==> inputs of build 66 <==
==> flow/design.v (excerpt) <==
module LMFE ( clk, reset, Din, in_en, busy, out_valid, Dout, mem_cen, mem_wen, mem_addr, mem_d, mem_q);
input   clk;
input   reset;
input   in_en;
output  busy;
output  out_valid;
input   [7:0]  Din;
output  [7:0]  Dout;
output  mem_cen;
output  mem_wen;
output  [9:0]  mem_addr;
output  [7:0]  mem_d;
input   [7:0]  mem_q;
wire [7:0] med_d_w;
wire med_en_w;
wire med_del_w;
wire newline_w;
control MainCT( .clk(clk), .rst(reset), .data_in(Din), .in_en(in_en), .busy(busy), .med_data(med_d_w), .med_en(med_en_w), .med_del(med_del_w), .cen(mem_cen), .wen(mem_wen), .addr(mem_addr), .memd(mem_d), .memq(mem_q), .out_valid(out_valid), .newline(newline_w));
insert_sort med(.clk(clk), .rst(reset) , .data_valid(med_en_w) , .data_in(med_d_w), .data_out(Dout), .del_valid(med_del_w), .newline(newline_w)); 
endmodule
Settings: LEC_CHECK=0, CAP_MARGIN=20, CELL_PAD_IN_SITES_GLOBAL_PLACEMENT=1, CORE_MARGIN=10, CORE_UTILIZATION=40, CTS_CLUSTER_SIZE=51, GPL_ROUTABILITY_DRIVEN=1, HOLD_SLACK_MARGIN=-0.06, MAX_ROUTING_LAYER=met4, PLACE_DENSITY_LB_ADDON=0.16, SETUP_SLACK_MARGIN=0.61, SLEW_MARGIN=20, TNS_END_PERCENT=60; clock period 6.0 ns.
run.sh (not shown) runs the stock make flow with config.mk's settings and CLKGATE_MAP_FILE=.
==> inputs of build 46, as changes to build 66 <==
Settings changed: ABC_AREA from default to 1, CELL_PAD_IN_SITES_GLOBAL_PLACEMENT 1 to default, CORE_MARGIN 10 to 2, CORE_UTILIZATION 40 to 66, CTS_CLUSTER_SIZE 51 to 98, GPL_ROUTABILITY_DRIVEN 1 to default, HOLD_SLACK_MARGIN -0.06 to default, MAX_ROUTING_LAYER met4 to default, PLACE_DENSITY_LB_ADDON 0.16 to default, SETUP_SLACK_MARGIN 0.61 to default, TNS_END_PERCENT 60 to default.
==> flow/constraint.sdc (replaced) <==
create_clock -name core_clock -period 3.39 [get_ports {clk}]
set_input_delay 0.6780 -clock core_clock [delete_from_list [all_inputs] [get_ports {clk}]]
set_output_delay 0.6780 -clock core_clock [all_outputs]
set_load 0.01 [all_outputs]
==> inputs of build 2, as changes to build 66 <==
Settings changed: CELL_PAD_IN_SITES_GLOBAL_PLACEMENT 1 to 3, CORE_MARGIN 10 to 2, CTS_CLUSTER_SIZE 51 to default, GPL_ROUTABILITY_DRIVEN 1 to 0, HOLD_SLACK_MARGIN -0.06 to default, MAX_ROUTING_LAYER met4 to default, MIN_ROUTING_LAYER from default to met2, PLACE_DENSITY_LB_ADDON 0.16 to default, SETUP_SLACK_MARGIN 0.61 to default, TNS_END_PERCENT 60 to default.
==> flow_metrics.tcl <==
# flow metrics
set metrics [dict create \
    status "complete, but fails checks" \
    failed_checks "DRC" \
    simple_gate_share_pct 13.6 \
    fa_ha_area_share_pct 13.7 \
    yosys.cell_count.top_type "ha_1" \
    fp_nets 4747 \
    use_met2_pct 42.8 \
    htree_levels 3 \
    path_max_fanout 18 \
    drc 4 \
    cp-end-kind "output pin" \
    regArea_um2 12400 \
    stdcell_count 5576 \
]
-- figures above: build 2

==> flow_metrics.tcl <==
# flow metrics
set metrics [dict create \
    cp-end-kind "output pin" \
    drc 0 \
    regArea_um2 12400 \
    status "timing/DRC/antenna clean" \
    path_max_fanout 18 \
    fa_ha_area_share_pct 13.7 \
    stdcell_count 5562 \
    fp_nets 4747 \
]
-- figures above: build 66

==> flow_metrics.tcl <==
# flow metrics
set metrics [dict create \
    drc 0 \
    cp-end-kind "flip-flop" \
    yosys.cell_count.top_type "o21ai_0" \
    fp_nets 5511 \
    path_max_fanout 20 \
    htree_levels 2 \
    fa_ha_area_share_pct 13.8 \
    stdcell_count 5934 \
    status "timing/DRC/antenna clean" \
    regArea_um2 12400 \
    use_met2_pct 61.7 \
    simple_gate_share_pct 13.7 \
]
-- figures above: build 46


==> inputs of v9 <==
Starting RTL as in the previous note.
make LEC_CHECK=0 CAP_MARGIN=20 CELL_PAD_IN_SITES_GLOBAL_PLACEMENT=3 CORE_MARGIN=2 CORE_UTILIZATION=40 GPL_ROUTABILITY_DRIVEN=0 HOLD_SLACK_MARGIN=0.23 MAX_ROUTING_LAYER=met4 MIN_ROUTING_LAYER=met2 PLACE_DENSITY_LB_ADDON=0.15 SLEW_MARGIN=20 finish   # period 6.0 ns
==> v4 (differences from v9) <==
==> flow/config.mk (replaced) <==
export PLATFORM = sky130hd
export DESIGN_NAME = LMFE
export DESIGN_NICKNAME = LMFE
export VERILOG_FILES = /design/flow/design.v
export SDC_FILE = /design/flow/constraint.sdc
export NUM_CORES = 4
export LEC_CHECK = 0
export ABC_AREA = 1
export CAP_MARGIN = 20
export CORE_MARGIN = 2
export CORE_UTILIZATION = 72
export CTS_CLUSTER_DIAMETER = 400
export CTS_CLUSTER_SIZE = 96
export SETUP_SLACK_MARGIN = 0.66
export SLEW_MARGIN = 20
==> flow/constraint.sdc (replaced) <==
create_clock -name core_clock -period 2.86 [get_ports {clk}]
set_input_delay 0.5720 -clock core_clock [delete_from_list [all_inputs] [get_ports {clk}]]
set_output_delay 0.5720 -clock core_clock [all_outputs]
set_load 0.01 [all_outputs]
==> v5 (differences from v9) <==
--- a/flow/config.mk
+++ b/flow/config.mk
@@ -7,5 +7,7 @@
 export LEC_CHECK = 0
+export ABC_AREA = 1
 export CAP_MARGIN = 20
-export CELL_PAD_IN_SITES_GLOBAL_PLACEMENT = 3
-export CORE_MARGIN = 2
+export CELL_PAD_IN_SITES_DETAIL_PLACEMENT = 2
+export CELL_PAD_IN_SITES_GLOBAL_PLACEMENT = 0
+export CORE_MARGIN = 7
 export CORE_UTILIZATION = 40
@@ -14,3 +16,3 @@
 export MAX_ROUTING_LAYER = met4
-export MIN_ROUTING_LAYER = met2
+export MIN_ROUTING_LAYER = met1
 export PLACE_DENSITY_LB_ADDON = 0.15
==> flow/constraint.sdc (replaced) <==
create_clock -name core_clock -period 2.64 [get_ports {clk}]
set_input_delay 0.5280 -clock core_clock [delete_from_list [all_inputs] [get_ports {clk}]]
set_output_delay 0.5280 -clock core_clock [all_outputs]
set_load 0.01 [all_outputs]
==> results <==
Outcome: v9 complete, no violations; v5 stopped before the end; v4 stopped before the end
Last stage reached: v9 -; v5 global routing (5_1_grt); v4 global routing (5_1_grt)
Nets in the synthesized netlist: v9 4747; v5 5511; v4 5511
Gates resized, CTS repair: v9 0; v5 328; v4 390
Area fraction in mux cells: v9 0.0961; v5 0.000566; v4 0.000566
H-Tree Level Count: v9 3; v5 3; v4 1
Summed instance area of the synthesized netlist: v9 37900 um2; v5 37600 um2; v4 37600 um2
Overall die height: v9 312 um; v5 321 um; v4 232 um
Compound-Gate Fraction of Synth Area: v9 0.233; v5 0.294; v4 0.294
Total die area: v9 97300 um2; v5 103000 um2; v4 54000 um2
Adder-Cell Fraction of Synth Area: v9 0.137; v5 0.138; v4 0.138
Buffers inserted during post-CTS setup optimization: v9 0; v5 43; v4 73
CTS Buf Count: v9 66; v5 67; v4 9
Synth Seq Share: v9 0.326; v5 0.329; v4 0.329
Number of library cell types mapped by synthesis: v9 77; v5 60; v4 60
Standard-cell rows: v9 112; v5 112; v4 83
Top area contributor share: v9 0.169; v5 0.171; v4 0.171
Post-synthesis simple-gate area fraction: v9 0.136; v5 0.137; v4 0.137
Die X-Extent: v9 312 um; v5 321 um; v4 232 um
DP Worst Slack: v9 1.77 ns; v5 -0.842 ns; v4 -0.102 ns
Dominant cell by count in the synthesized netlist: v9 sky130_fd_sc_hd__ha_1; v5 sky130_fd_sc_hd__o21ai_0; v4 sky130_fd_sc_hd__o21ai_0
Cells after DPL: v9 5450; v5 6582; v4 5868

==> run Y <==
Starting RTL as in the previous note.
Settings: LEC_CHECK=0, ABC_AREA=1, CAP_MARGIN=10, CELL_PAD_IN_SITES_GLOBAL_PLACEMENT=0, CORE_ASPECT_RATIO=1.06, CORE_MARGIN=2, CORE_UTILIZATION=70, CTS_CLUSTER_SIZE=81, GPL_TIMING_DRIVEN=1, HOLD_SLACK_MARGIN=-0.06, MIN_ROUTING_LAYER=met1, SETUP_SLACK_MARGIN=-0.13, SLEW_MARGIN=20; clock period 2.41 ns.
==> run F: changes against run Y <==
Settings changed: ABC_AREA 1 to not set, CAP_MARGIN 10 to 20, CELL_PAD_IN_SITES_GLOBAL_PLACEMENT 0 to not set, CORE_ASPECT_RATIO 1.06 to not set, CORE_UTILIZATION 70 to 40, CTS_CLUSTER_SIZE 81 to not set, GPL_TIMING_DRIVEN 1 to not set, HOLD_SLACK_MARGIN -0.06 to not set, MIN_ROUTING_LAYER met1 to not set, SETUP_SLACK_MARGIN -0.13 to not set.
==> flow/constraint.sdc (replaced) <==
create_clock -name core_clock -period 6.0 [get_ports {clk}]
set_input_delay 1.2000 -clock core_clock [delete_from_list [all_inputs] [get_ports {clk}]]
set_output_delay 1.2000 -clock core_clock [all_outputs]
set_load 0.01 [all_outputs]
==> comparison table <==
Core region area: run Y 53120 sq um; run F 93610 sq um
Xor/xnor cell area share of the yosys netlist: run Y 0.6990%; run F 0.9694%
Number of buffers created by CTS: run Y 54; run F 60
Placed cell count: run Y 6196; run F 5438
Adder-cell share of the synthesized area: run Y 13.81%; run F 13.68%
Fp util: run Y 70.76%; run F 40.54%
Floorplan die height: run Y 242.6 um; run F 312 um
Placed standard-cell area: run Y 43010 sq um; run F 39700 sq um
Synth Area in Simple Gates: run Y 13.74%; run F 13.61%
Post-synth design cell area: run Y 37590 sq um; run F 37950 sq um
Run status: run Y stopped before the end; run F timing/DRC/antenna clean
Failing step: run Y 5_1_grt; run F -
Cell total in the yosys stat output: run Y 5077; run F 4313
Post-CTS Setup Inserts: run Y 89; run F 0
Synthesized instance count: run Y 5077; run F 4313
Avg Synthesized Cell Area: run Y 7.403 sq um; run F 8.798 sq um
Post-synthesis share of cell area spent on and-or and or-and gates: run Y 29.40%; run F 23.25%
Synthesized netlist net count: run Y 5511; run F 4747
Post-CTS resize count: run Y 582; run F 0
Distinct cells, synth: run Y 60; run F 77
Half-perimeter wire length after detailed placement: run Y 82110 um; run F 72170 um
Area fraction in mux cells: run Y 0.05659%; run F 9.612%
Dominant cell by count in the synthesized netlist: run Y sky130_fd_sc_hd__o21ai_0; run F sky130_fd_sc_hd__ha_1
Synth Seq Share: run Y 32.91%; run F 32.60%
Synthesized chip area reported by yosys: run Y 37590 sq um; run F 37950 sq um
Horizontal extent of the die: run Y 229.1 um; run F 312 um
Pre-CTS worst setup slack: run Y -0.5517 ns; run F 1.939 ns
Portion of synthesized cell area occupied by the leading cell type: run Y 17.11%; run F 16.95%
